[design/flow/constraint.sdc]
create_clock -name core_clock -period 4.56 [get_ports {clk}]
set_input_delay 0.9120 -clock core_clock [delete_from_list [all_inputs] [get_ports {clk}]]
set_output_delay 0.9120 -clock core_clock [all_outputs]
set_load 0.01 [all_outputs]
[design/flow/config.mk]
export PLATFORM = sky130hd
export DESIGN_NAME = fc_head
export DESIGN_NICKNAME = fc_head
export VERILOG_FILES = /design/flow/design.v
export SDC_FILE = /design/flow/constraint.sdc
export NUM_CORES = 4
export LEC_CHECK = 0
export CAP_MARGIN = 20
export CORE_MARGIN = 2
export CORE_UTILIZATION = 72
export CTS_CLUSTER_DIAMETER = 139
export CTS_CLUSTER_SIZE = 100
export SETUP_SLACK_MARGIN = -0.45
export SLEW_MARGIN = 20
export TNS_END_PERCENT = 10
[design/flow/run.sh]
#!/bin/bash
# the make line also repeats each setting of config.mk as NAME=value (left out here)
make -C /OpenROAD-flow-scripts/flow DESIGN_CONFIG=/design/flow/config.mk WORK_HOME=/design/flow/orfs CLKGATE_MAP_FILE= finish
[design/flow/design.v]
`timescale 1ns / 1ps
module neuron #(
    parameter DATA_WIDTH = 16,
    parameter signed [DATA_WIDTH-1:0] BIAS = 0    
)(
    input clk,
    input rst,
    input [DATA_WIDTH-1:0] data_in,       
    input [DATA_WIDTH-1:0] weight_in,     
    input data_in_valid,
    input data_in_last,                   
    output reg [DATA_WIDTH-1:0] neuron_out,
    output reg neuron_out_valid
);
    localparam SW = 2*DATA_WIDTH;
    function [SW-1:0] sat_add;
        input [SW-1:0] a;
        input [SW-1:0] b;
        reg [SW-1:0] s;
        begin
            s = a + b;
            if (!a[SW-1] && !b[SW-1] && s[SW-1])
                sat_add = {1'b0, {(SW-1){1'b1}}};
            else if (a[SW-1] && b[SW-1] && !s[SW-1])
                sat_add = {1'b1, {(SW-1){1'b0}}};
            else
                sat_add = s;
        end
    endfunction
    reg [SW-1:0] mul;
    reg mul_valid, mul_last;
    reg [SW-1:0] sum;
    reg [SW-1:0] total;
    reg total_valid;
    wire [SW-1:0] sum_next = sat_add(sum, mul);
    wire [SW-1:0] bias_q = {{2{BIAS[DATA_WIDTH-1]}}, BIAS, {(DATA_WIDTH-2){1'b0}}};
    wire [SW-1:0] biased = sat_add(total, bias_q);
    always @(posedge clk) begin
        mul <= $signed(data_in) * $signed(weight_in);
        if (rst) begin
            mul_valid <= 0;
            mul_last <= 0;
            sum <= 0;
            total <= 0;
            total_valid <= 0;
            neuron_out <= 0;
            neuron_out_valid <= 0;
        end else begin
            mul_valid <= data_in_valid;
            mul_last <= data_in_valid && data_in_last;
            total_valid <= 0;
            if (mul_valid) begin
                if (mul_last) begin
                    sum <= 0;
                    total <= sum_next;
                    total_valid <= 1;
                end else begin
                    sum <= sum_next;
                end
            end
            neuron_out_valid <= total_valid;
            if (total_valid) begin
                if (biased[SW-1:SW-3] == 3'b000 || biased[SW-1:SW-3] == 3'b111)
                    neuron_out <= biased[SW-3:DATA_WIDTH-2];
                else if (biased[SW-1])
                    neuron_out <= {1'b1, {(DATA_WIDTH-1){1'b0}}};
                else
                    neuron_out <= {1'b0, {(DATA_WIDTH-1){1'b1}}};
            end
        end
    end
endmodule
`timescale 1ns / 1ps
module Softmax #(
    parameter dataWidth = 16,         
    parameter numInputs = 4          
)(
    input clk,
    input rst,
    input [dataWidth*numInputs-1:0] in,    
    input in_valid,                        
    output reg [dataWidth*numInputs-1:0] out,  
    output reg valid,                      
    output reg [7:0] led_control           
);
localparam STAGE_IDLE = 2'b00,
           STAGE_EXP = 2'b01,
           STAGE_SUM = 2'b10,
           STAGE_NORM = 2'b11;
reg [1:0] state;
reg [dataWidth-1:0] input_array [0:numInputs-1];
reg [dataWidth-1:0] exp_values [0:numInputs-1];  
reg [dataWidth+2-1:0] sum_exp;  
reg [dataWidth-1:0] softmax_output [0:numInputs-1];
reg [1:0] max_class;
reg [4:0] shift_amt;
function [dataWidth-1:0] exp_lut;
    input [3:0] idx;
    begin
        case (idx)
            4'd0:  exp_lut = 16'h0800;  
            4'd1:  exp_lut = 16'h09D0;  
            4'd2:  exp_lut = 16'h0C20;  
            4'd3:  exp_lut = 16'h0F80;  
            4'd4:  exp_lut = 16'h1480;  
            4'd5:  exp_lut = 16'h1C80;  
            4'd6:  exp_lut = 16'h2A00;  
            4'd7:  exp_lut = 16'h4000;  
            4'd8:  exp_lut = 16'h6800;  
            4'd9:  exp_lut = 16'hAC00;  
            4'd10: exp_lut = 16'h1280;  
            4'd11: exp_lut = 16'h1F80;  
            4'd12: exp_lut = 16'h2C00;  
            4'd13: exp_lut = 16'h4C00;  
            4'd14: exp_lut = 16'h8000;  
            default: exp_lut = 16'hD800;  
        endcase
    end
endfunction
function [dataWidth-1:0] exp_function;
    input [dataWidth-1:0] x;
    reg [3:0] lut_idx;
    begin
        lut_idx = x[15:12] + 4'd8;  
        exp_function = exp_lut(lut_idx);
    end
endfunction
function [4:0] get_shift_amount;
    input [dataWidth+2-1:0] sum;
    reg [4:0] shift;
    begin
        shift = 0;
        if (sum[17:14] == 4'b0000) shift = 4;  
        else if (sum[17:15] == 3'b001) shift = 3;  
        else if (sum[17:16] == 2'b01) shift = 2;  
        else if (sum[17] == 1'b1) shift = 1;  
        else shift = 0;  
        get_shift_amount = shift;
    end
endfunction
always @(posedge clk) begin
    if (rst) begin
        state <= STAGE_IDLE;
        out <= 0;
        valid <= 0;
        led_control <= 8'b0;
        sum_exp <= 0;
        for (integer i = 0; i < numInputs; i = i + 1) begin
            input_array[i] <= 0;
            exp_values[i] <= 0;
        end
    end else begin
        valid <= 0;
        case (state)
            STAGE_IDLE: begin
                if (in_valid) begin
                    input_array[0] <= in[15:0];
                    input_array[1] <= in[31:16];
                    input_array[2] <= in[47:32];
                    input_array[3] <= in[63:48];
                    state <= STAGE_EXP;
                end
            end
            STAGE_EXP: begin
                exp_values[0] <= exp_function(input_array[0]);
                exp_values[1] <= exp_function(input_array[1]);
                exp_values[2] <= exp_function(input_array[2]);
                exp_values[3] <= exp_function(input_array[3]);
                state <= STAGE_SUM;
            end
            STAGE_SUM: begin
                sum_exp <= exp_values[0] + exp_values[1] + exp_values[2] + exp_values[3];
                state <= STAGE_NORM;
            end
            STAGE_NORM: begin
                shift_amt = get_shift_amount(sum_exp);
                softmax_output[0] = exp_values[0] >> shift_amt;
                softmax_output[1] = exp_values[1] >> shift_amt;
                softmax_output[2] = exp_values[2] >> shift_amt;
                softmax_output[3] = exp_values[3] >> shift_amt;
                out <= {softmax_output[3], softmax_output[2], softmax_output[1], softmax_output[0]};
                max_class = 0;
                if (softmax_output[1] > softmax_output[max_class]) max_class = 1;
                if (softmax_output[2] > softmax_output[max_class]) max_class = 2;
                if (softmax_output[3] > softmax_output[max_class]) max_class = 3;
                case (max_class)
                    2'b00: led_control <= 8'b00000001;  
                    2'b01: led_control <= 8'b00000010;  
                    2'b10: led_control <= 8'b00000100;  
                    2'b11: led_control <= 8'b00001000;  
                    default: led_control <= 8'b00000000;
                endcase
                valid <= 1;
                state <= STAGE_IDLE;
            end
        endcase
    end
end
endmodule
`timescale 1ns / 1ps
module fc_head #(
    parameter DATA_WIDTH = 16,
    parameter NUM_INPUTS = 1024,
    parameter NUM_OUTPUTS = 4
)(
    input clk,
    input rst,
    input [DATA_WIDTH-1:0] myinput,
    input [DATA_WIDTH*NUM_OUTPUTS-1:0] myweights,
    input myinputValid,
    output [DATA_WIDTH*NUM_OUTPUTS-1:0] softmax_out,
    output softmax_valid,
    output [7:0] led_control,
    output [DATA_WIDTH*NUM_OUTPUTS-1:0] logits
);
    reg [$clog2(NUM_INPUTS)-1:0] input_count;
    reg [DATA_WIDTH-1:0] input_d;
    reg input_valid_d, input_last_d;
    reg [DATA_WIDTH*NUM_OUTPUTS-1:0] weights;
    always @(posedge clk) begin
        input_d <= myinput;
        weights <= myweights;
        if (rst) begin
            input_count <= 0;
            input_valid_d <= 0;
            input_last_d <= 0;
        end else begin
            input_valid_d <= myinputValid;
            input_last_d <= myinputValid && (input_count == NUM_INPUTS-1);
            if (myinputValid)
                input_count <= input_count + 1;
        end
    end
    wire [NUM_OUTPUTS-1:0] neuron_valid;
    localparam [DATA_WIDTH*NUM_OUTPUTS-1:0] BIASES = {16'h003C, 16'h0001, 16'hFFD1, 16'h0006};
    genvar i;
    generate
        for (i = 0; i < NUM_OUTPUTS; i = i + 1) begin : output_layer
            neuron #(
                .DATA_WIDTH(DATA_WIDTH),
                .BIAS(BIASES[(i+1)*DATA_WIDTH-1 -: DATA_WIDTH])
            ) neuron_output (
                .clk(clk),
                .rst(rst),
                .data_in(input_d),
                .weight_in(weights[(i+1)*DATA_WIDTH-1 -: DATA_WIDTH]),
                .data_in_valid(input_valid_d),
                .data_in_last(input_last_d),
                .neuron_out(logits[(i+1)*DATA_WIDTH-1 -: DATA_WIDTH]),
                .neuron_out_valid(neuron_valid[i])
            );
        end
    endgenerate
    Softmax #(
        .dataWidth(DATA_WIDTH),
        .numInputs(NUM_OUTPUTS)
    ) softmax_inst (
        .clk(clk),
        .rst(rst),
        .in(logits),
        .in_valid(neuron_valid[0]),
        .out(softmax_out),
        .valid(softmax_valid),
        .led_control(led_control)
    );
endmodule
==> run summary, run 1 <==
Implementation results. The synthesis report lists the most area-consuming cells as sky130_fd_sc_hd__fa_1 (30%), sky130_fd_sc_hd__dfxtp_1 (18%), sky130_fd_sc_hd__ha_1 (9.9%). Synthesized cell area landed at 70700 µm². In this run the number of H-tree levels came out at 1. Placed standard-cell area landed at a little over 80000 µm². Pin placement for this block handled roughly 220 I/O pins. Of all cell types, the one taking the most synthesized area is sky130_fd_sc_hd__fa_1. For reference, the post-synthesis area per instance comes to 8.77 µm². The clock tree has to reach about 630 sinks. Area share of and/or/nand/nor cells after synthesis landed at about 16%. Final estimated routing congestion in global placement landed at approximately 1.

STA on the placed design reports a worst setup slack of -2.52 ns. Ranked by instance count, the synthesized netlist is headed by sky130_fd_sc_hd__inv_1 (1269), sky130_fd_sc_hd__fa_1 (1068), sky130_fd_sc_hd__nand2_1 (1024), sky130_fd_sc_hd__dfxtp_1 (625), sky130_fd_sc_hd__ha_1 (561).

Area enclosed by the die boundary landed at roughly 100000 µm². Number of enable-type register cells in the synthesized netlist landed at 0. The most used flip-flop cell after synthesis is sky130_fd_sc_hd__dfxtp_1.

Yosys mapped the design onto roughly 90 distinct sky130hd cell types. For this design, Yosys synthesis ends with a cell count of a little over 8000. In the synthesized netlist the async set-or-reset flop fraction comes to 0%.

Summing the areas of all compound-gate instances in the mapped netlist gives between 10% and 20% of the synthesized area. Number of instances in the synthesized netlist landed at a little over 8000. Number of warnings issued by yosys landed at 9. The flow did not finish. The tree is rooted in a sky130_fd_sc_hd__clkbuf_16. Area share of the largest cell type after synthesis landed at 30.3%. Area fraction in mux cells landed at 2.07%. For reference, the top logic cell family by area is adder cells.

The stat command in Yosys gives a chip area of just over 70000 µm². Maximum count of clock buffers along a single path landed at 3. Area of the placeable core landed at 97000 µm². In this run the core area contains 114 standard-cell rows. It got as far as global routing and failed there. Synthesized-area fraction occupied by adder cells landed at between 40% and 50%.

Tally of buffers added on design ports landed at 215. Number of clock buffers inserted by TritonCTS landed at 19. Number of register bits inferred by synthesis landed at between 600 and 700. Width of the die landed at around 320 µm. Before placement the cells fill between 70 and 80% of the core.

After Yosys synthesis, XOR and XNOR cells account for around 3.6% of the synthesized area. After legalization and detailed placement, the total HPWL measured 169 mm. For this run the top cell type by instance count after synthesis was sky130_fd_sc_hd__inv_1. From bottom edge to top edge, the die measures ~320 µm.

Sequential fraction of the synthesis area landed at around 18%.
==> stage by stage <==
stage / instances / TNS [ns]
after CTS: 10200 / -109.84
after floorplan: 8055 / -80.41
after detailed placement: 10100 / -129.75
after global placement: 10100 / -114.24
==> repair_timing <==
action,4_1_cts
endpoints found under the setup margin,90
buffers inserted,34
gates cloned,2
hold buffers,0
pin swaps,107
gates resized,218
==> run 2: changes to the inputs <==
- ABC_AREA: default -> 0
- CAP_MARGIN: 20 -> 10
- CELL_PAD_IN_SITES_DETAIL_PLACEMENT: default -> 0
- CELL_PAD_IN_SITES_GLOBAL_PLACEMENT: default -> 0
- CORE_UTILIZATION: 72 -> 71
- CTS_CLUSTER_DIAMETER: 139 -> 222
- CTS_CLUSTER_SIZE: 100 -> 39
- GPL_TIMING_DRIVEN: default -> 1
- HOLD_SLACK_MARGIN: default -> -0.1
- SETUP_SLACK_MARGIN: -0.45 -> 0.74
- TNS_END_PERCENT: 10 -> default
- clock period: 4.56 -> 6.62 ns (I/O delays scaled with it)
==> run 2 against run 1 <==
Effect of this change: the flow again stops in global routing; synthesized cell count unchanged; die size increased by 1.4%; synthesized area unchanged.
==> run summary, run 2 <==
Implementation results. Number of hold buffers added after cts landed at 0 (unchanged). For reference, the top cells by area after synthesis are sky130_fd_sc_hd__fa_1 (30%), sky130_fd_sc_hd__dfxtp_1 (18%), sky130_fd_sc_hd__ha_1 (9.9%). The sequential fraction of the synthesis area came to 17.7% (unchanged). Area enclosed by the die boundary landed at 102000 µm² (+1.4%). Deepest level of the CTS H-tree landed at 1 (unchanged).

The number of unique standard cell types used by synthesis was 89 (unchanged). Per the synth stats, the flop cell with the highest instance count is sky130_fd_sc_hd__dfxtp_1. Number of cell instances after yosys synthesis landed at 8052 (unchanged). The average cell area after synthesis is 8.77 µm² (unchanged). sky130_fd_sc_hd__inv_1 is the most common cell in the netlist. The total clock sinks was 625 (unchanged). Area share of and/or/nand/nor cells after synthesis landed at 15.7% (unchanged). The commonest cells after synthesis are sky130_fd_sc_hd__inv_1 (1269), sky130_fd_sc_hd__fa_1 (1068), sky130_fd_sc_hd__nand2_1 (1024), sky130_fd_sc_hd__dfxtp_1 (625), sky130_fd_sc_hd__ha_1 (561). The chip area from the yosys synthesis statistics is 70700 µm² (unchanged). The initial standard-cell utilization of the core was 71.7% (-1.2 points). The synthesized cell area was 70700 µm² (unchanged). Area of the placeable core landed at 98600 µm² (+1.6%). Looking at the clock tree report, the root buffer type is sky130_fd_sc_hd__clkbuf_16.

Area share of the largest cell type after synthesis landed at 30.3% (unchanged). The run stopped with a tool error. The synthesized-area fraction occupied by adder cells was 40.2% (unchanged).

The top-level port count is 220 (unchanged). Worst setup slack after placement landed at -0.319 ns (+2.20 ns). The final estimated routing congestion in global placement was 0.975 (-3.3%). The number of enable-type register cells in the synthesized netlist was 0 (unchanged). The placed wire-length estimate is 151 mm (-11%).

Proportion of synthesized flip-flops having asynchronous set or reset landed at 0% (unchanged). Width of the die landed at 319 µm (+0.69%). The flow stopped in global routing. The area fraction in mux cells was 2.07% (unchanged). Xor/xnor cell area share of the yosys netlist landed at 3.62% (unchanged). The die height came to 319 µm (+0.69%). Per the synthesis report, the dominant area consumer among library cells is sky130_fd_sc_hd__fa_1. And-or/or-and share of the synthesized area landed at 11.8% (unchanged). The number of warnings issued by yosys was 9 (unchanged). Number of instances in the synthesized netlist landed at 8052 (unchanged). Among the non-sequential cells, adder cells take the most area. The tally of buffers added on design ports is 215 (unchanged). The number of register bits inferred by synthesis was 625 (unchanged). Site row count landed at 115 (+0.88%). The number of clock buffers inserted by TritonCTS is 20 (+1).

The maximum count of clock buffers along a single path was 3 (unchanged).
run 2: through the flow:
stage          TNS, ns  hold slack [ns]  instances  cell area, µm²  util, %
2_1_floorplan   -0.375            0.406       8055           71000        -
3_3_place_gp    -0.844            0.434       9482           75700     76.8
3_5_place_dp     -1.19            0.444       9482           75700     76.8
4_1_cts         -0.180            0.464       9714           80400     81.6
run 2: what timing repair did:
action	CTS
resized	511
endpoints found under the setup margin	60
gates cloned	19
buffers inserted	188
pin swaps	264
==> run 3: changes to the inputs <==
- ABC_AREA: 0 -> default
- CAP_MARGIN: 10 -> 20
- CELL_PAD_IN_SITES_DETAIL_PLACEMENT: 0 -> default
- CELL_PAD_IN_SITES_GLOBAL_PLACEMENT: 0 -> default
- CORE_UTILIZATION: 71 -> 69
- CTS_CLUSTER_DIAMETER: 222 -> 359
- CTS_CLUSTER_SIZE: 39 -> 47
- GPL_TIMING_DRIVEN: 1 -> default
- HOLD_SLACK_MARGIN: -0.1 -> default
- MAX_ROUTING_LAYER: default -> met4
- SETUP_SLACK_MARGIN: 0.74 -> default
- clock period: 6.62 -> 5.15 ns (I/O delays scaled with it)
==> run 3 against run 2 <==
Effect of this change: the flow again stops in global routing; synthesized area did not move; synthesized cell count stayed put; die size grew 2.9%.
==> run summary, run 3 <==
Implementation results. The flow did not finish. According to the logs, the last stage reached was global routing. Instance count after placement with tap cells included landed at 10100 (+6.2%). The number of clock buffers inserted by TritonCTS came to 17 (-15%). Proportion of synthesized flip-flops having asynchronous set or reset landed at 0% (unchanged). The commonest cells after synthesis are sky130_fd_sc_hd__inv_1 (1269), sky130_fd_sc_hd__fa_1 (1068), sky130_fd_sc_hd__nand2_1 (1024), sky130_fd_sc_hd__dfxtp_1 (625), sky130_fd_sc_hd__ha_1 (561). The synthesized design spends more area on one cell type than any other, namely sky130_fd_sc_hd__fa_1. Total clock sinks landed at 625 (unchanged). The placed standard-cell area was 80800 µm² (+6.9%). Number of register bits inferred by synthesis landed at 625 (unchanged). The and-or/or-and share of the synthesized area came to 11.8% (unchanged). Number of cell instances after yosys synthesis landed at 8052 (unchanged). Xor/xnor cell area share of the yosys netlist landed at 3.62% (unchanged). Area fraction in mux cells landed at 2.07% (unchanged). The number of instances in the synthesized netlist is 8052 (unchanged). The commonest register cell is sky130_fd_sc_hd__dfxtp_1. Area share of the largest cell type after synthesis landed at 30.3% (unchanged). Die height landed at 324 µm (+1.4%). Deepest level of the CTS H-tree landed at 1 (unchanged). The area share of and/or/nand/nor cells after synthesis was 15.7% (unchanged). Tally of buffers added on design ports landed at 215 (unchanged). The synthesized cell area is 70700 µm² (unchanged). The worst setup slack after placement came to -1.76 ns (-1.44 ns). Chip area from the yosys synthesis statistics landed at 70700 µm² (unchanged). The final estimated routing congestion in global placement is 1.00 (+2.8%).

Initial standard-cell utilization of the core landed at 69.5% (-2.1 points). Average cell area after synthesis landed at 8.77 µm² (unchanged). In the post-synthesis netlist, the biggest area contributors are sky130_fd_sc_hd__fa_1 (30%), sky130_fd_sc_hd__dfxtp_1 (18%), sky130_fd_sc_hd__ha_1 (9.9%). For this run the top cell type by instance count after synthesis was sky130_fd_sc_hd__inv_1. Per the CTS log, the root buffer master is sky130_fd_sc_hd__clkbuf_16.

Top-level port count landed at 220 (unchanged). Of the combinational cells, the family taking the most area is adder cells. Site row count landed at 117 (+1.7%). Area of the placeable core landed at 102000 µm² (+3.1%). The placed wire-length estimate came to 160 mm (+5.6%). The synthesized-area fraction occupied by adder cells is 40.2% (unchanged). The number of enable-type register cells in the synthesized netlist is 0 (unchanged).

Area enclosed by the die boundary landed at 105000 µm² (+2.9%). The number of warnings issued by yosys is 9 (unchanged). The sequential fraction of the synthesis area was 17.7% (unchanged). The width of the die is 324 µm (+1.4%).

The number of unique standard cell types used by synthesis was 89 (unchanged). Maximum count of clock buffers along a single path landed at 3 (unchanged).
-- run 3: repair_timing --
| item | in CTS |
|---|---|
| setup buffers | 171 |
| pin swaps | 282 |
| gates resized | 401 |
| hold buffers | 0 |
| setup endpoints to repair | 88 |
| gates cloned | 5 |
| hold endpoints to repair | 0 |
-- run 3: per-stage QoR --
step                hold WS [ns]  util, %
floorplan                  0.406        -
global placement           0.430     79.6
detailed placement         0.435     79.6
CTS                        0.460     83.0
==> run 4: changes to the inputs <==
- CAP_MARGIN: 20 -> 35
- CELL_PAD_IN_SITES_DETAIL_PLACEMENT: default -> 1
- CORE_UTILIZATION: 69 -> 61
- CTS_CLUSTER_DIAMETER: 359 -> 68
- CTS_CLUSTER_SIZE: 47 -> default
- GPL_TIMING_DRIVEN: default -> 0
- SLEW_MARGIN: 20 -> 40
- clock period: 5.15 -> 4.72 ns (I/O delays scaled with it)
==> run 4 against run 3 <==
Effect of this change: the flow stops in detailed placement; synthesized cell count stayed put; die size is 13% higher; synthesized area unchanged.
==> run summary, run 4 <==
Implementation results. The final estimated routing congestion in global placement is 1.02 (+2.0%). The area fraction in mux cells is 2.07% (unchanged). The tool reported: "[ERROR DPL-0033] detailed placement checks failed during check placement". Number of unique standard cell types used by synthesis landed at 89 (unchanged).

Proportion of synthesized flip-flops having asynchronous set or reset landed at 0% (unchanged). Area share of the largest cell type after synthesis landed at 30.3% (unchanged). The chip area from the yosys synthesis statistics is 70700 µm² (unchanged).

The main area contributors are sky130_fd_sc_hd__fa_1 (30%), sky130_fd_sc_hd__dfxtp_1 (18%), sky130_fd_sc_hd__ha_1 (9.9%). Average cell area after synthesis landed at 8.77 µm² (unchanged). And-or/or-and share of the synthesized area landed at 11.8% (unchanged). Top-level port count landed at 220 (unchanged). The synthesized cell area was 70700 µm² (unchanged).

The number of cell instances after yosys synthesis was 8052 (unchanged). Site row count landed at 124 (+6.0%). The run stopped with a tool error. Number of warnings issued by yosys landed at 9 (unchanged). The xor/xnor cell area share of the yosys netlist is 3.62% (unchanged). The area enclosed by the die boundary was 119000 µm² (+13%). Area share of and/or/nand/nor cells after synthesis landed at 15.7% (unchanged). The most common cell in the synthesized netlist is sky130_fd_sc_hd__inv_1. Post-synth the commonest register cell is sky130_fd_sc_hd__dfxtp_1. The width of the die came to 344 µm (+6.3%). The die height was 344 µm (+6.3%).

Among the non-sequential cells, adder cells take the most area. The synthesized-area fraction occupied by adder cells is 40.2% (unchanged). Number of register bits inferred by synthesis landed at 625 (unchanged). Initial standard-cell utilization of the core landed at 61.6% (-7.9 points). The sequential fraction of the synthesis area was 17.7% (unchanged). Summed over all instances, the cell type with the most area after synthesis is sky130_fd_sc_hd__fa_1. The number of instances in the synthesized netlist was 8052 (unchanged).

Tally of buffers added on design ports landed at 214 (-0.47%). For reference, the top cells by count after synthesis are sky130_fd_sc_hd__inv_1 (1269), sky130_fd_sc_hd__fa_1 (1068), sky130_fd_sc_hd__nand2_1 (1024), sky130_fd_sc_hd__dfxtp_1 (625), sky130_fd_sc_hd__ha_1 (561). The area of the placeable core came to 115000 µm² (+13%). Progress stopped at detailed placement. The number of enable-type register cells in the synthesized netlist came to 0 (unchanged).
-- run 4: metrics by stage --
step | cells | setup WS (ns)
3_3_place_gp | 9781 | -3.22
2_1_floorplan | 8055 | -2.06
==> run 5: changes to the inputs <==
- CAP_MARGIN: 35 -> 20
- CELL_PAD_IN_SITES_DETAIL_PLACEMENT: 1 -> default
- CORE_UTILIZATION: 61 -> 70
- CTS_CLUSTER_DIAMETER: 68 -> default
- CTS_CLUSTER_SIZE: default -> 36
- GPL_TIMING_DRIVEN: 0 -> default
- MAX_ROUTING_LAYER: met4 -> default
- SLEW_MARGIN: 40 -> 20
- clock period: 4.72 -> 5.66 ns (I/O delays scaled with it)
==> run 5 against run 4 <==
Effect of this change: the run fails in global routing; die size decreased by 13%; synthesized cell count unchanged; synthesized area unchanged.
==> run summary, run 5 <==
Implementation results. Width of the die landed at 322 µm (-6.6%). The area enclosed by the die boundary is 103000 µm² (-13%). The number of cell instances after yosys synthesis came to 8052 (unchanged). Area of the placeable core landed at 100000 µm² (-13%). The chip area from the yosys synthesis statistics came to 70700 µm² (unchanged). The tool reported: "[ERROR GRT-0232] Routing congestion too high. Check the congestion heatmap in the GUI". Summed over all instances, the cell type with the most area after synthesis is sky130_fd_sc_hd__fa_1. Global router's overall resource usage landed at ~78%. By count the netlist is led by sky130_fd_sc_hd__inv_1 (1269), sky130_fd_sc_hd__fa_1 (1068), sky130_fd_sc_hd__nand2_1 (1024), sky130_fd_sc_hd__dfxtp_1 (625), sky130_fd_sc_hd__ha_1 (561). TritonCTS reports the number of clock sinks as around 630.

The synthesized cell area came to 70700 µm² (unchanged). In the synthesized netlist the dominant register cell turns out to be sky130_fd_sc_hd__dfxtp_1. The average cell area after synthesis came to 8.77 µm² (unchanged). It got as far as global routing and failed there. Yosys instantiated no cell more often than sky130_fd_sc_hd__inv_1. The die height came to 322 µm (-6.6%).

Instance count after placement with tap cells included landed at about 10000. Final estimated routing congestion in global placement landed at 0.938 (-8.3%). The site row count was 116 (-6.5%). Synthesized-area fraction occupied by adder cells landed at 40.2% (unchanged). The run stopped with a tool error. The initial standard-cell utilization of the core is 70.7% (+9.0 points). The area share of and/or/nand/nor cells after synthesis came to 15.7% (unchanged).

Among the non-sequential cells, adder cells take the most area. Tally of buffers added on design ports landed at 215 (+0.47%). Number of instances in the synthesized netlist landed at 8052 (unchanged). STA on the placed design reports a worst setup slack of -1.23 ns. The xor/xnor cell area share of the yosys netlist came to 3.62% (unchanged). Area share of the largest cell type after synthesis landed at 30.3% (unchanged).

For reference, the top cells by area after synthesis are sky130_fd_sc_hd__fa_1 (30%), sky130_fd_sc_hd__dfxtp_1 (18%), sky130_fd_sc_hd__ha_1 (9.9%). Number of enable-type register cells in the synthesized netlist landed at 0 (unchanged). Per the CTS log, the maximum H-tree level is 3. In this run the clock root is driven by a sky130_fd_sc_hd__clkbuf_16. Number of warnings issued by yosys landed at 9 (unchanged).

Placed wire-length estimate landed at around 160 mm. CTS added clock buffers totalling 73. Sequential fraction of the synthesis area landed at 17.7% (unchanged).

No sink is reached through more buffers than the 3 on the longest clock path. Proportion of synthesized flip-flops having asynchronous set or reset landed at 0% (unchanged). The top-level port count was 220 (unchanged). Area fraction in mux cells landed at 2.07% (unchanged). Per the GRT congestion report, total overflow comes to about 320. And-or/or-and share of the synthesized area landed at 11.8% (unchanged). Number of register bits inferred by synthesis landed at 625 (unchanged).

The number of unique standard cell types used by synthesis came to 89 (unchanged).
run 5: per-stage QoR:
step	cell area (µm²)	hold slack, ns
3_5_place_dp	79200	0.437
4_1_cts	85200	0.452
2_1_floorplan	71500	0.406
3_3_place_gp	79200	0.436
run 5: repair_timing:
action	CTS
resized	437
cloned	15
setup buffers	167
hold buffers	0
endpoints found under the setup margin	64
pin swaps	274
run 5: metal layers:
metal / global-route usage (%) / overflow
met5: 59.6 / 9
met4: 70.3 / 111
met3: 68.6 / 46
met2: 91.1 / 126
met1: 77.5 / 29
==> run 6: changes to the inputs <==
- CORE_UTILIZATION: 70 -> 40
- CTS_CLUSTER_SIZE: 36 -> default
- clock period: 5.66 -> 7.63 ns (I/O delays scaled with it)
==> run 6 against run 5 <==
Effect of this change: now clean on timing, DRC and antenna; synthesized area stayed put; die size grew 74%; synthesized cell count unchanged.
==> run summary, run 6 <==
The synthesis and PnR run went through. Number of buffer and inverter instances along the worst setup path landed at 4. Instance count on the critical path landed at 33. Actual transition at the worst max-transition pin landed at 1.07 ns.

Final estimated routing congestion in global placement landed at 0.902 (-3.8%). Global-route wire length before repair landed at ~310 mm. Entering global routing, the biggest net connects 150 pins. The startpoint identified for the worst register-to-register timing path is softmax_inst.sum_exp[17]$_SDFFE_PP0P_. By area, the combinational part of the netlist is dominated by adder cells. Number of clock buffers inserted by TritonCTS landed at 78 (+6.8%). Data required time of the critical path landed at between 8 and 9 ns. The max-slew check reports its worst relative slack as between 20% and 30%.

Non-filler instance count after layout landed at between 10000 and 15000. Area of the placeable core landed at 176000 µm² (+76%). Synthesized cell area landed at 70700 µm² (unchanged). The biggest area contributor in the post-synthesis netlist is sky130_fd_sc_hd__fa_1.

The final timing report lists a hold violation count of 0. The synthesis stats list as the most numerous cell sky130_fd_sc_hd__inv_1.

Net total in the final layout landed at about 9800. For flop-to-flop paths, the worst setup slack is roughly 0.34 ns. Final wirelength landed at 192 mm.

Number of iterations in the first detailed-routing pass landed at 6. Tally of filler cells in the layout landed at 17100. Ranked by instance count, the synthesized netlist is headed by sky130_fd_sc_hd__inv_1 (1269), sky130_fd_sc_hd__fa_1 (1068), sky130_fd_sc_hd__nand2_1 (1024), sky130_fd_sc_hd__dfxtp_1 (625), sky130_fd_sc_hd__ha_1 (561). STA classifies the critical path endpoint as a flip-flop.

Number of register bits inferred by synthesis landed at 625 (unchanged). Tracing the worst setup path back leads to its startpoint at softmax_inst.sum_exp[17]$_SDFFE_PP0P_. Initial standard-cell utilization of the core landed at 40.2% (-30 points). The layout stage reports a final design area of a little under 80000 µm². Count of final setup violators landed at 0. In the global route stage, overall resource usage came out at 21.6%. The die height came to 424 µm (+32%). The tally of buffers added on design ports was 215 (unchanged). Area share of the largest cell type after synthesis landed at 30.3% (unchanged). Once detail routing completed, the nets flagged for antenna violations numbered 0. Total global routing overflow landed at 0. The routed layout has ~54000 vias. For this sky-water flow run, the detailed-routed wirelength per cell is reported as about 18 µm. Dividing the detail-routed via count by the number of cells gives 5.16.

The number of global-route vias before repair came to around 56000. In the routed design, unresolved DRC markers number 0. Sequential fraction of the synthesis area landed at 17.7% (unchanged).

In this run, the number of DRC markers left after iteration 0 of detailed routing was between 3000 and 4000. Derived from the worst setup path, the maximum achievable clock frequency is between 0.1 and 0.15 GHz. Global-route met2 utilization landed at between 30% and 40%. On the worst path, the slowest cell contributes a delay of 0.60 ns. In this run the critical register-to-register path is captured at softmax_inst.led_control[1]$_SDFFE_PP0P_. The worst setup path is launched from a flip-flop. Met3 global-route usage landed at around 2.9%. TritonCTS built the clock tree. The top-level port count is 220 (unchanged).

In the hold report, the worst path ends at input_last_d$_SDFF_PP0_. The placed wire-length estimate came to 152 mm (-3.7%).

Placed standard-cell area landed at 75500 µm² (-4.7%). Synthesized-area fraction occupied by adder cells landed at 40.2% (unchanged). The instance count after placement with tap cells included is 10400 (+5.1%).

For reference, the final report shows the max-slew violation count at 0. The average cell area after synthesis came to 8.77 µm² (unchanged). Clock tree synthesis selected as its root buffer the cell sky130_fd_sc_hd__clkbuf_16. STA reports the tightest min-delay check as being of type flip-flop to flip-flop.

Yosys attributes the largest share of cell area to sky130_fd_sc_hd__fa_1 (30%), sky130_fd_sc_hd__dfxtp_1 (18%), sky130_fd_sc_hd__ha_1 (9.9%). On the critical path the largest part of the delay comes from AND-OR/OR-AND gates. Measured in cells, the most critical reg-to-reg path has a length of 33. The deepest level of the CTS H-tree came to 3 (unchanged).

The and-or/or-and share of the synthesized area is 11.8% (unchanged). Area enclosed by the die boundary landed at 180000 µm² (+74%).

OpenROAD emitted warnings numbering approximately 57. Post-route clock skew landed at around 0.034 ns. The maximum count of clock buffers along a single path was 3 (unchanged). Later-pin clock latency in the skew report landed at approximately 0.7 ns. Number of instances in the synthesized netlist landed at 8052 (unchanged).

Post-synth the commonest register cell is sky130_fd_sc_hd__dfxtp_1. The number of warnings issued by yosys is 9 (unchanged). The critical path's slowest stage uses the library cell sky130_fd_sc_hd__mux4_2. Cell depth of the worst hold path landed at 2. The number of enable-type register cells in the synthesized netlist was 0 (unchanged). The worst hold path begins at input_count[9]$_SDFFE_PP0P_. The initial antenna violation count is 14. Total clock sinks landed at 625 (unchanged). For the final routed database, the setup TNS stands at 0 ns.

met2 is the most crowded layer. Clock edge transition at the registers on the reported setup and hold paths landed at roughly 0.06 ns. The flow ran to the end and the layout has no timing, DRC or antenna violations. Number of unique standard cell types used by synthesis landed at 89 (unchanged).

Global-route track usage on met1 landed at ~29%. Area fraction in mux cells landed at 2.07% (unchanged). Number of cell instances after yosys synthesis landed at 8052 (unchanged). The worst setup path is of the flip-flop to flip-flop kind. After layout, the worst path uses between 90% and 100% of the clock period. Area share of and/or/nand/nor cells after synthesis landed at 15.7% (unchanged).

The chip area from the yosys synthesis statistics is 70700 µm² (unchanged). For the finished layout, the period the worst path requires is approximately 7.3 ns. The xor/xnor cell area share of the yosys netlist was 3.62% (unchanged). Among the stages of the critical path, the cell type that occurs most often is sky130_fd_sc_hd__ha_1.

Data arrives at the worst endpoint at 7.88 ns. Site row count landed at 154 (+33%). The proportion of synthesized flip-flops having asynchronous set or reset was 0% (unchanged). Number of max-capacitance violations reported landed at 0. The report shows a maximum critical-path fanout of 11. Compared with the post-synthesis result, the final layout area differs by 11.1%. In this run the worst setup path terminates at softmax_inst.led_control[1]$_SDFFE_PP0P_. Width of the die landed at 424 µm (+32%).
run 6: layout make-up:
cell class	count	area [µm²]	area share [%]
timing repair buffer	365	3390	4.32
clock buffer	106	2250	2.86
antenna	1	2.50	0.00319
inverter	1271	4770	6.08
tap	2340	2930	3.73
clock inverter	37	538	0.685
sequential	625	12500	16.0
multi-input combinational	5781	52100	66.3
run 6: repair_timing:
action,4_1_cts,5_1_grt
gates resized,0,38
setup buffers,0,8
hold buffers,0,0
endpoints found under the setup margin,0,6
run 6: metrics by stage:
stage | setup slack, ns | hold WS [ns] | utilization, %
final | 0.337 | 0.455 | 44.7
after detailed placement | 0.170 | 0.433 | 42.9
after floorplan | 0.111 | 0.406 | -
after CTS | 0.127 | 0.461 | 44.5
after global routing | -0.0189 | 0.482 | 44.7
after global placement | 0.134 | 0.441 | 42.9
run 6: layer usage:
metal | share of wire (%) | vias up
met4 | 3.1 | 10
met5 | 0.029 | -
met2 | 47 | 1266
met3 | 5.1 | 258
li1 | - | 25800
met1 | 45 | 27000
==> run 7: changes to the inputs <==
- CORE_UTILIZATION: 40 -> 64
- CTS_CLUSTER_SIZE: default -> 100
- clock period: 7.63 -> 6.03 ns (I/O delays scaled with it)
==> run 7 against run 6 <==
Effect of this change: the layout now fails its checks (setup timing); largest cell class unchanged; core utilization up 33 points; cell count fell by 2.4%; critical endpoint unchanged; non-clock buffer count increased by 621.
==> run summary, run 7 <==
The synthesis and PnR run went through. Relative slew slack landed at 22.2% (-4.9 points). The number of unique standard cell types used by synthesis came to 89 (unchanged). The synthesized-area fraction occupied by adder cells was 40.2% (unchanged).

Die height landed at 336 µm (-21%). The synthesized cell area came to 70700 µm² (unchanged). Number of cell instances after yosys synthesis landed at 8052 (unchanged). Number of max-capacitance violations reported landed at 0 (unchanged). The count of final setup violators is 24 (+24). Net total in the final layout landed at 10500 (+6.3%). The site row count was 121 (-21%). STA lists the startpoint of the worst register-to-register path as softmax_inst.sum_exp[16]$_SDFFE_PP0P_.

Met3 global-route usage landed at 5.28% (+2.3 points). The cell count of the worst reg-to-reg path came to 33 (unchanged). The capture point of the worst register-to-register path is recorded as softmax_inst.led_control[1]$_SDFFE_PP0P_. The routed length per placed instance was 19.5 µm (+7.2%). Final estimated routing congestion in global placement landed at 0.952 (+5.5%).

The area share of and/or/nand/nor cells after synthesis is 15.7% (unchanged). The actual transition at the worst max-transition pin is 1.16 ns (+0.0974 ns). The total clock sinks was 625 (unchanged).

Global-route met2 utilization landed at 56.5% (+21 points). The most common cell in the synthesized netlist is sky130_fd_sc_hd__inv_1. The initial antenna violation count was 7 (-7). The OpenROAD warning count came to 64 (+12%). The number of warnings issued by yosys is 9 (unchanged). For this run, the leading register cell type out of synthesis is sky130_fd_sc_hd__dfxtp_1.

According to the timing report, the critical path is captured at softmax_inst.led_control[1]$_SDFFE_PP0P_. The worst hold path begins at output_layer[3].neuron_output.sum[15]$_SDFFE_PP0P_. The clock edge transition at the registers on the reported setup and hold paths is 0.07 ns (about the same). The worst setup path is of the flip-flop to flip-flop kind.

Number of global-route vias before repair landed at 59600 (+6.1%). Non-filler instance count after layout landed at 10300 (-2.4%). Number of register bits inferred by synthesis landed at 625 (unchanged). The data required time of the critical path came to 6.58 ns (-1.64 ns). The worst setup path is captured at a flip-flop. Number of clock buffers inserted by TritonCTS landed at 72 (-7.7%).

Final count of pins violating max slew landed at 0 (unchanged). The number of buffer and inverter instances along the worst setup path was 3 (-1). Reg-to-reg setup timing slack landed at -0.78 ns (-1.12 ns). The number of DRC violations after detailed-routing iteration 0 was 4536 (+30%). Instance count after placement with tap cells included landed at 9996 (-3.6%). Tally of filler cells in the layout landed at 7561 (-56%).

The global router's overall resource usage came to 35.4% (+14 points). The biggest cell delay along the critical path is 0.59 ns (about the same). For reference, the top cells by count after synthesis are sky130_fd_sc_hd__inv_1 (1269), sky130_fd_sc_hd__fa_1 (1068), sky130_fd_sc_hd__nand2_1 (1024), sky130_fd_sc_hd__dfxtp_1 (625), sky130_fd_sc_hd__ha_1 (561). The later-pin clock latency in the skew report is 0.71 ns (about the same). The final wirelength was 200 mm (+4.6%).

The report lists the violated layout checks as setup timing. The area fraction in mux cells was 2.07% (unchanged). The final critical-path share of the clock period was 113% (+17 points). Summed over all instances, the cell type with the most area after synthesis is sky130_fd_sc_hd__fa_1. Maximum count of clock buffers along a single path landed at 3 (unchanged). The cell sitting at the root of the clock tree is a sky130_fd_sc_hd__clkbuf_16.

The proportion of synthesized flip-flops having asynchronous set or reset is 0% (unchanged). Time the worst path needs with I/O delays and setup landed at 6.81 ns (-0.482 ns).

Width of the die landed at 336 µm (-21%). Global-route wire length before repair landed at 316 mm (+1.7%). And-or/or-and share of the synthesized area landed at 11.8% (unchanged).

By area, the combinational part of the netlist is dominated by adder cells. The number of instances in the synthesized netlist was 8052 (unchanged). Deepest level of the CTS H-tree landed at 3 (unchanged). The instance count on the critical path was 33 (unchanged). The fmax is 0.147 GHz (+7.1%). The critical path's slowest stage uses the library cell sky130_fd_sc_hd__mux4_2. The flow measured a signed area growth from synthesis to layout of 19.9%. Among cell families on the critical path, the largest total delay comes from AND-OR/OR-AND gates. Count of final hold-check violations landed at 0 (unchanged). Via count landed at 58900 (+8.4%). Worst hold slack landed at 0.450 ns (-0.00434 ns). The sequential fraction of the synthesis area came to 17.7% (unchanged). The flow ran to the end, but the layout failed its checks. Initial standard-cell utilization of the core landed at 64.7% (+25 points). The number of vias per cell was 5.74 (+11%). Post-route clock skew landed at 0.0469 ns (+0.0130 ns). TritonCTS built the clock tree.

The area of the placeable core is 109000 µm² (-38%). Setup repair after global routing could not meet its margin everywhere. Tally of buffers added on design ports landed at 215 (unchanged). The number of iterations in the first detailed-routing pass was 6 (unchanged).

met2 is the most crowded layer. The least setup slack across all paths after layout was -0.781 ns (-1.12 ns). Chip area from the yosys synthesis statistics landed at 70700 µm² (unchanged). Looking at the hold checks, the worst path lands on output_layer[3].neuron_output.sum[15]$_SDFFE_PP0P_.

The global-route track usage on met1 is 49.0% (+20 points). Sorting the synthesized cells by area gives the leading types as sky130_fd_sc_hd__fa_1 (30%), sky130_fd_sc_hd__dfxtp_1 (18%), sky130_fd_sc_hd__ha_1 (9.9%). The arrival time at the worst endpoint came to 7.36 ns (-0.52 ns). The placed wire-length estimate was 155 mm (+2.3%).

Per STA, the startpoint of the critical path is softmax_inst.sum_exp[16]$_SDFFE_PP0P_. The worst setup path is launched from a flip-flop. The antenna cell count is 0 (-1). Number of enable-type register cells in the synthesized netlist landed at 0 (unchanged). The area share of the largest cell type after synthesis was 30.3% (unchanged).

Total global routing overflow landed at 0 (unchanged). Area enclosed by the die boundary landed at 113000 µm² (-37%).

Xor/xnor cell area share of the yosys netlist landed at 3.62% (unchanged). The DRC violation count after routing came to 0 (unchanged). The average cell area after synthesis is 8.77 µm² (unchanged). Largest fanout on the critical path landed at 8 (-3). The most critical min-delay path falls under flip-flop to flip-flop. The largest net degree at the start of global routing is 144 (-4.0%).

Top-level port count landed at 220 (unchanged). Cell depth of the worst hold path landed at 2 (unchanged). The residual antenna-violating net count after detailed routing came to 0 (unchanged).
-- run 7: final cells by class --
class / instances / area, µm² / area share, %
multi-input cells: 5782 / 53900 / 63.6
flip-flops and latches: 625 / 12600 / 14.9
repair buffers: 986 / 9090 / 10.7
inverters: 1271 / 4770 / 5.63
clock buffers: 93 / 2030 / 2.40
well taps: 1476 / 1850 / 2.18
clock inverters: 39 / 475 / 0.561
-- run 7: what timing repair did --
action | in CTS | in global routing
gates cloned | 5 | 1
pin swaps | 129 | 263
resized | 245 | 327
hold buffers | 0 | 0
setup endpoints to repair | 51 | 57
setup buffers | 74 | 88
hold endpoints to repair | 0 | 0
-- run 7: through the flow --
| stage | cell area (µm²) | setup WS, ns | TNS [ns] | util [%] |
|---|---|---|---|---|
| floorplan | 70900 | -0.746 | -2.74 | - |
| global placement | 78600 | -0.924 | -11.52 | 72.0 |
| detailed placement | 78600 | -0.941 | -17.04 | 72.0 |
| CTS | 82900 | -0.684 | -2.90 | 75.9 |
| global route | 84700 | -1.10 | -10.17 | 77.6 |
| finish | 84700 | -0.781 | -4.34 | 77.6 |
-- run 7: routing by layer --
metal	vias to the layer above	part of all wire [%]
met5	-	0.010
met4	4	3.9
met3	456	8.0
met2	2352	46
met1	29100	42
li1	27000	-
==> run 8: changes to the inputs <==
- CAP_MARGIN: 20 -> 15
- CORE_UTILIZATION: 64 -> 72
- CTS_CLUSTER_SIZE: 100 -> 43
- HOLD_SLACK_MARGIN: default -> -0.09
- MAX_ROUTING_LAYER: default -> met4
- PLACE_DENSITY: default -> 0.66
- clock period: 6.03 -> 6.36 ns (I/O delays scaled with it)
==> run 8 against run 7 <==
Effect of this change: critical path depth rose by 1; design area fell by 4.4%; core utilization up 5.9 points; clock-buffer cell count decreased by 6; largest cell class unchanged; die size fell by 11%; critical path type unchanged; the layout still fails its checks (setup timing); sequential share of layout area up 0.68 points; synthesized cell count stayed put.
==> run summary, run 8 <==
The synthesis and PnR run went through. The run finished, with violations left. A clean result was blocked by setup timing. The number of hold buffers added after cts was 0 (unchanged). The worst hold path begins at output_layer[0].neuron_output.sum[16]$_SDFFE_PP0P_. Number of warnings issued by yosys landed at 9 (unchanged). The reg-to-reg setup timing slack came to -0.45 ns (+0.33 ns). Chip area from the yosys synthesis statistics landed at 70700 µm² (unchanged).

The most critical setup path has its endpoint at softmax_inst.led_control[0]$_SDFFE_PP0P_. The final critical-path share of the clock period is 107% (-5.9 points). Number of vias per cell landed at 6.11 (+6.4%). Synthesized cell area landed at 70700 µm² (unchanged). Count of final setup violators landed at 11 (-54%).

Average cell area after synthesis landed at 8.77 µm² (unchanged). The number of iterations in the first detailed-routing pass was 6 (unchanged).

Number of cell instances after yosys synthesis landed at 8052 (unchanged). Fmax landed at 0.147 GHz (about the same). The maximum count of clock buffers along a single path was 3 (unchanged). The instance count on the critical path is 34 (+3.0%). The area of the placeable core came to 97000 µm² (-11%).

The clock edge transition at the registers on the reported setup and hold paths is 0.06 ns (about the same). The most common cell in the synthesized netlist is sky130_fd_sc_hd__inv_1. The cell count of the worst reg-to-reg path is 34 (+3.0%). The width of the die was 317 µm (-5.7%).

Biggest cell delay along the critical path landed at 0.55 ns (-0.04 ns). Number of global-route vias before repair landed at 61100 (+2.6%). The top-level port count came to 220 (unchanged). Post-synth the commonest register cell is sky130_fd_sc_hd__dfxtp_1.

The initial antenna violation count came to 8 (+1). The area enclosed by the die boundary is 101000 µm² (-11%). Global-route wire length before repair landed at 317 mm (+0.40%). The later-pin clock latency in the skew report was 0.69 ns (-0.02 ns).

TritonCTS built the clock tree. Looking at the clock tree report, the root buffer type is sky130_fd_sc_hd__clkbuf_16. The final estimated routing congestion in global placement came to 0.998 (+4.8%). The total clock sinks was 625 (unchanged). The actual transition at the worst max-transition pin is 1.12 ns (-0.0385 ns). Number of max-capacitance violations reported landed at 0 (unchanged).

The OpenROAD warning count came to 62 (-3.1%). Setup repair after global routing could not meet its margin everywhere. The worst hold slack is 0.467 ns (+0.0170 ns). The launch point of the worst register-to-register path is recorded as softmax_inst.sum_exp[17]$_SDFFE_PP0P_. The DRC violation count after routing is 0 (unchanged). Residual antenna-violating net count after detailed routing landed at 0 (unchanged). The number of clock buffers inserted by TritonCTS came to 74 (+2.8%). Tally of buffers added on design ports landed at 215 (unchanged).

The worst setup path is of the flip-flop to flip-flop kind. The final count of pins violating max slew is 0 (unchanged). The relative slew slack came to 24.7% (+2.6 points). Site row count landed at 114 (-5.8%). The time the worst path needs with I/O delays and setup is 6.81 ns (+0.000287 ns).

The worst setup path is captured at a flip-flop. The largest net degree at the start of global routing came to 194 (+35%). The area share of the largest cell type after synthesis came to 30.3% (unchanged). The placed wire-length estimate was 155 mm (-0.61%). Net total in the final layout landed at 10200 (-2.8%). Number of unique standard cell types used by synthesis landed at 89 (unchanged).

The largest fanout on the critical path is 8 (unchanged). Tracing the worst setup path back leads to its startpoint at softmax_inst.sum_exp[17]$_SDFFE_PP0P_.

In this design, the largest share of critical-path delay is due to AND-OR/OR-AND gates. The worst hold path belongs to the class flip-flop to flip-flop. In the post-synthesis netlist, the biggest area contributors are sky130_fd_sc_hd__fa_1 (30%), sky130_fd_sc_hd__dfxtp_1 (18%), sky130_fd_sc_hd__ha_1 (9.9%). And-or/or-and share of the synthesized area landed at 11.8% (unchanged). After synthesis, the largest family of logic cells by area is adder cells. Count of final hold-check violations landed at 0 (unchanged). Area fraction in mux cells landed at 2.07% (unchanged). Initial standard-cell utilization of the core landed at 72.8% (+8.1 points).

The placed standard-cell area was 76600 µm² (-2.6%). The arrival time at the worst endpoint is 7.39 ns (+0.03 ns). The number of buffer and inverter instances along the worst setup path is 5 (+2). Number of DRC violations after detailed-routing iteration 0 landed at 5506 (+21%). On the critical path, the stage with the largest delay is an instance of sky130_fd_sc_hd__or4_4. Deepest level of the CTS H-tree landed at 3 (unchanged). Sequential fraction of the synthesis area landed at 17.7% (unchanged). The number of enable-type register cells in the synthesized netlist is 0 (unchanged). From synthesis to final layout, the design area changed by 14.6%. The commonest cells after synthesis are sky130_fd_sc_hd__inv_1 (1269), sky130_fd_sc_hd__fa_1 (1068), sky130_fd_sc_hd__nand2_1 (1024), sky130_fd_sc_hd__dfxtp_1 (625), sky130_fd_sc_hd__ha_1 (561). For hold timing, the worst endpoint is output_layer[0].neuron_output.sum[16]$_SDFFE_PP0P_. Area share of and/or/nand/nor cells after synthesis landed at 15.7% (unchanged). The proportion of synthesized flip-flops having asynchronous set or reset was 0% (unchanged). Number of instances in the synthesized netlist landed at 8052 (unchanged). The worst setup path is launched from a flip-flop. The post-route clock skew is 0.0654 ns (+0.0185 ns).

The final wirelength came to 209 mm (+4.3%).

Data required time of the critical path landed at 6.94 ns (+0.36 ns). Post-layout instance area landed at 81000 µm² (-4.4%). The least setup slack across all paths after layout came to -0.451 ns (+0.330 ns). Xor/xnor cell area share of the yosys netlist landed at 3.62% (unchanged). Global router's overall resource usage landed at 41.2% (+5.8 points). The die height was 317 µm (-5.7%). The routed length per placed instance was 21.4 µm (+9.4%). The synthesized design spends more area on one cell type than any other, namely sky130_fd_sc_hd__fa_1.

Via count landed at 59800 (+1.4%). Total global routing overflow landed at 0 (unchanged). The number of register bits inferred by synthesis is 625 (unchanged). The cell depth of the worst hold path came to 1 (-1). Synthesized-area fraction occupied by adder cells landed at 40.2% (unchanged). The endpoint identified for the worst register-to-register timing path is softmax_inst.led_control[0]$_SDFFE_PP0P_.
-- run 8: per-layer routing --
| metal | global-route usage (%) | part of all wire [%] | vias up |
|---|---|---|---|
| li1 | - | - | 26400 |
| met2 | 66.0 | 47 | 3197 |
| met3 | 6.87 | 9.1 | 931 |
| met4 | 18.6 | 6.2 | 0 |
| met1 | 51.6 | 38 | 29200 |
| met5 | - | 0 | - |
-- run 8: cell type report --
class | count | area, µm²
clock inverter | 48 | 761
timing repair buffer | 691 | 6370
sequential | 625 | 12600
multi-input combinational | 5782 | 52900
fill | 5651 | 16000
antenna | 6 | 15.0
inverter | 1271 | 4770
clock buffer | 87 | 1970
tap | 1276 | 1600
-- run 8: timing repair --
action,in CTS,in global routing
cloned,1,7
gates resized,67,172
setup endpoints to repair,24,37
pin swaps,10,62
buffers inserted,21,36
-- run 8: through the flow --
stage	setup slack, ns	cells	utilization [%]	setup TNS (ns)
6_report	-0.451	9786	83.5	-1.95
5_1_grt	-0.807	9786	83.5	-5.45
4_1_cts	-0.298	9737	82.2	-1.07
3_5_place_dp	-0.564	9580	78.9	-3.33
3_3_place_gp	-0.538	9580	78.9	-1.93
2_1_floorplan	-0.416	8055	-	-1.42
==> run 9: changes to the inputs <==
- CAP_MARGIN: 15 -> 40
- CELL_PAD_IN_SITES_DETAIL_PLACEMENT: default -> 0
- CELL_PAD_IN_SITES_GLOBAL_PLACEMENT: default -> 2
- CORE_ASPECT_RATIO: default -> 0.56
- CORE_MARGIN: 2 -> 10
- CORE_UTILIZATION: 72 -> 67
- CTS_CLUSTER_SIZE: 43 -> 68
- HOLD_SLACK_MARGIN: -0.09 -> default
- MIN_ROUTING_LAYER: default -> met2
- PLACE_DENSITY: 0.66 -> default
- PLACE_DENSITY_LB_ADDON: default -> 0.22
- SLEW_MARGIN: 20 -> 15
- TNS_END_PERCENT: default -> 45
- clock period: 6.36 -> 5.92 ns (I/O delays scaled with it)
==> run 9 against run 8 <==
Effect of this change: the run now fails in global placement without I/O; synthesized cell count stayed put; synthesized area unchanged; die size rose by 19%.
==> run summary, run 9 <==
Implementation results. The synthesized-area fraction occupied by adder cells was 40.2% (unchanged). The average cell area after synthesis came to 8.77 µm² (unchanged). Number of unique standard cell types used by synthesis landed at 89 (unchanged). And-or/or-and share of the synthesized area landed at 11.8% (unchanged). Per the synth stats, the flop cell with the highest instance count is sky130_fd_sc_hd__dfxtp_1. Area of the placeable core landed at 105000 µm² (+8.3%). Sorting the Yosys area breakdown by cell type puts at the top sky130_fd_sc_hd__fa_1. The proportion of synthesized flip-flops having asynchronous set or reset came to 0% (unchanged).

Number of cell instances after yosys synthesis landed at 8052 (unchanged). Area enclosed by the die boundary landed at 119000 µm² (+19%). The number of register bits inferred by synthesis came to 625 (unchanged). Number of enable-type register cells in the synthesized netlist landed at 0 (unchanged). Among the non-sequential cells, adder cells take the most area. Area share of the largest cell type after synthesis landed at 30.3% (unchanged). The area share of and/or/nand/nor cells after synthesis is 15.7% (unchanged). The site row count came to 89 (-22%). Die height landed at 263 µm (-17%). Xor/xnor cell area share of the yosys netlist landed at 3.62% (unchanged). Chip area from the yosys synthesis statistics landed at 70700 µm² (unchanged). By instance count, the leading cell after synthesis is sky130_fd_sc_hd__inv_1.

Area fraction in mux cells landed at 2.07% (unchanged). The synthesized cell area was 70700 µm² (unchanged). Width of the die landed at 454 µm (+43%). Number of instances in the synthesized netlist landed at 8052 (unchanged).

Sequential fraction of the synthesis area landed at 17.7% (unchanged). The initial standard-cell utilization of the core came to 67.3% (-5.6 points). The tool reported: "[ERROR FLW-0024] Place density exceeds 1.0 (current PLACE_DENSITY_LB_ADDON =  0.22). Please check if the value of  PLACE_DENSITY_LB_ADDON is between 0 and 0.99". The synthesis run shows the most used standard cells to be sky130_fd_sc_hd__inv_1 (1269), sky130_fd_sc_hd__fa_1 (1068), sky130_fd_sc_hd__nand2_1 (1024), sky130_fd_sc_hd__dfxtp_1 (625), sky130_fd_sc_hd__ha_1 (561). The flow did not finish. After synthesis, the cell types taking the most area are sky130_fd_sc_hd__fa_1 (30%), sky130_fd_sc_hd__dfxtp_1 (18%), sky130_fd_sc_hd__ha_1 (9.9%).

Number of warnings issued by yosys landed at 9 (unchanged). The flow halted during global placement without I/O.
==> run 10: changes to the inputs <==
- ABC_AREA: default -> 1
- CELL_PAD_IN_SITES_DETAIL_PLACEMENT: 0 -> 2
- CELL_PAD_IN_SITES_GLOBAL_PLACEMENT: 2 -> 1
- CORE_ASPECT_RATIO: 0.56 -> default
- CORE_MARGIN: 10 -> 2
- CORE_UTILIZATION: 67 -> 55
- CTS_CLUSTER_DIAMETER: default -> 369
- CTS_CLUSTER_SIZE: 68 -> 66
- GPL_TIMING_DRIVEN: default -> 0
- HOLD_SLACK_MARGIN: default -> 0.19
- MAX_ROUTING_LAYER: met4 -> default
- MIN_ROUTING_LAYER: met2 -> default
- PLACE_DENSITY_LB_ADDON: 0.22 -> 0.2
- SLEW_MARGIN: 15 -> 25
- TNS_END_PERCENT: 45 -> 80
- clock period: 5.92 -> 10.9 ns (I/O delays scaled with it)
==> run 10 against run 9 <==
Effect of this change: the run fails in detailed placement; synthesized area is 2.5% higher; die size grew 13%; synthesized cell count increased by 18%.
==> run summary, run 10 <==
Implementation results. The first error in the log reads "[ERROR DPL-0033] detailed placement checks failed during check placement". The area of the placeable core is 131000 µm² (+25%). Width of the die landed at 367 µm (-19%). The number of enable-type register cells in the synthesized netlist is 0 (unchanged). The site row count is 133 (+49%).

The area share of the largest cell type after synthesis was 29.5% (-0.73 points). The proportion of synthesized flip-flops having asynchronous set or reset came to 0% (unchanged). Chip area from the yosys synthesis statistics landed at 72400 µm² (+2.5%). The xor/xnor cell area share of the yosys netlist was 2.52% (-1.1 points). RePlAce ended its routability-driven mode at a weighted congestion of 0.975. The average cell area after synthesis was 7.62 µm² (-13%). Number of unique standard cell types used by synthesis landed at 57 (-36%). The commonest cells after synthesis are sky130_fd_sc_hd__nand2_1 (2244), sky130_fd_sc_hd__inv_1 (2124), sky130_fd_sc_hd__fa_1 (1068), sky130_fd_sc_hd__dfxtp_1 (625), sky130_fd_sc_hd__a21oi_1 (611). The and-or/or-and share of the synthesized area was 10.8% (-1.0 points). The number of instances in the synthesized netlist is 9497 (+18%). After synthesis, the largest family of logic cells by area is adder cells. Number of cell instances after yosys synthesis landed at 9497 (+18%). Top-level port count landed at between 200 and 250. In the synthesized netlist the dominant register cell turns out to be sky130_fd_sc_hd__dfxtp_1. sky130_fd_sc_hd__fa_1 takes more of the synthesized area than any other cell. Area fraction in mux cells landed at 0.0138% (-2.1 points). The number of warnings issued by yosys is 9 (unchanged). The run stopped with a tool error. Die height landed at 367 µm (+39%). The initial standard-cell utilization of the core came to 55.2% (-12 points).

Yosys attributes the largest share of cell area to sky130_fd_sc_hd__fa_1 (30%), sky130_fd_sc_hd__dfxtp_1 (17%), sky130_fd_sc_hd__nand2_1 (12%). The number of register bits inferred by synthesis came to 625 (unchanged). The sequential fraction of the synthesis area is 17.3% (-0.43 points). The most common cell in the synthesized netlist is sky130_fd_sc_hd__nand2_1.

The synthesized cell area is 72400 µm² (+2.5%). As logged by OpenROAD, the buffers inserted on ports number roughly 210. The area share of and/or/nand/nor cells after synthesis was 16.9% (+1.2 points).

According to the logs, the last stage reached was detailed placement. Area enclosed by the die boundary landed at 135000 µm² (+13%). Synthesized-area fraction occupied by adder cells landed at 39.2% (-1.0 points).
run 10: per-stage QoR:
step,worst slack [ns],cells
global placement,2.86,11500
floorplan,5.05,9500
==> run 11: changes to the inputs <==
- ABC_AREA: 1 -> default
- CAP_MARGIN: 40 -> 20
- CELL_PAD_IN_SITES_DETAIL_PLACEMENT: 2 -> 1
- CELL_PAD_IN_SITES_GLOBAL_PLACEMENT: 1 -> default
- CORE_UTILIZATION: 55 -> 63
- CTS_CLUSTER_DIAMETER: 369 -> 68
- CTS_CLUSTER_SIZE: 66 -> default
- HOLD_SLACK_MARGIN: 0.19 -> default
- PLACE_DENSITY_LB_ADDON: 0.2 -> default
- SLEW_MARGIN: 25 -> 40
- TNS_END_PERCENT: 80 -> default
- clock period: 10.9 -> 4.72 ns (I/O delays scaled with it)
==> run 11 against run 10 <==
Effect of this change: the run again fails in detailed placement; synthesized area decreased by 2.4%; synthesized cell count down 15%; die size decreased by 15%.
==> run summary, run 11 <==
Implementation results. The chip area from the yosys synthesis statistics is 70700 µm² (-2.4%). After synthesis, the cell types taking the most area are sky130_fd_sc_hd__fa_1 (30%), sky130_fd_sc_hd__dfxtp_1 (18%), sky130_fd_sc_hd__ha_1 (9.9%). Number of register bits inferred by synthesis landed at 625 (unchanged). The number of cell instances after yosys synthesis is 8052 (-15%). Sorting the synthesis cell report by count puts at the top sky130_fd_sc_hd__inv_1. Number of warnings issued by yosys landed at 9 (unchanged). The site row count was 122 (-8.3%). Number of instances in the synthesized netlist landed at 8052 (-15%). Top-level port count landed at 220 (unchanged). Area fraction in mux cells landed at 2.07% (+2.1 points). Final estimated routing congestion in global placement landed at 1.04 (+6.3%). The number of unique standard cell types used by synthesis came to 89 (+56%). Proportion of synthesized flip-flops having asynchronous set or reset landed at 0% (unchanged). The and-or/or-and share of the synthesized area was 11.8% (+1.0 points). The initial standard-cell utilization of the core is 63.7% (+8.5 points). The tally of buffers added on design ports is 214 (unchanged).

Average cell area after synthesis landed at 8.77 µm² (+15%). The area share of and/or/nand/nor cells after synthesis was 15.7% (-1.2 points). The number of enable-type register cells in the synthesized netlist is 0 (unchanged). The synthesized cell area was 70700 µm² (-2.4%). Area of the placeable core landed at 111000 µm² (-15%). Width of the die landed at 339 µm (-7.6%).

Die height landed at 339 µm (-7.6%). The area share of the largest cell type after synthesis is 30.3% (+0.73 points). Yosys shows that the main logic family after synthesis is adder cells. Sequential fraction of the synthesis area landed at 17.7% (+0.43 points). The biggest area contributor in the post-synthesis netlist is sky130_fd_sc_hd__fa_1. The stage where the run came to a stop is detailed placement. The first error in the log reads "[ERROR DPL-0033] detailed placement checks failed during check placement". Synthesized-area fraction occupied by adder cells landed at 40.2% (+1.0 points). The run stopped with a tool error. The commonest cells after synthesis are sky130_fd_sc_hd__inv_1 (1269), sky130_fd_sc_hd__fa_1 (1068), sky130_fd_sc_hd__nand2_1 (1024), sky130_fd_sc_hd__dfxtp_1 (625), sky130_fd_sc_hd__ha_1 (561). Area enclosed by the die boundary landed at 115000 µm² (-15%). Xor/xnor cell area share of the yosys netlist landed at 3.62% (+1.1 points).

Looking at the cell usage after synthesis, the top flip-flop cell is sky130_fd_sc_hd__dfxtp_1.
run 11: metrics by stage:
step              cells  setup TNS, ns  hold WS (ns)  setup WS (ns)
global placement   9757        -154.58         0.434          -3.31
floorplan          8055         -46.38         0.406          -2.06
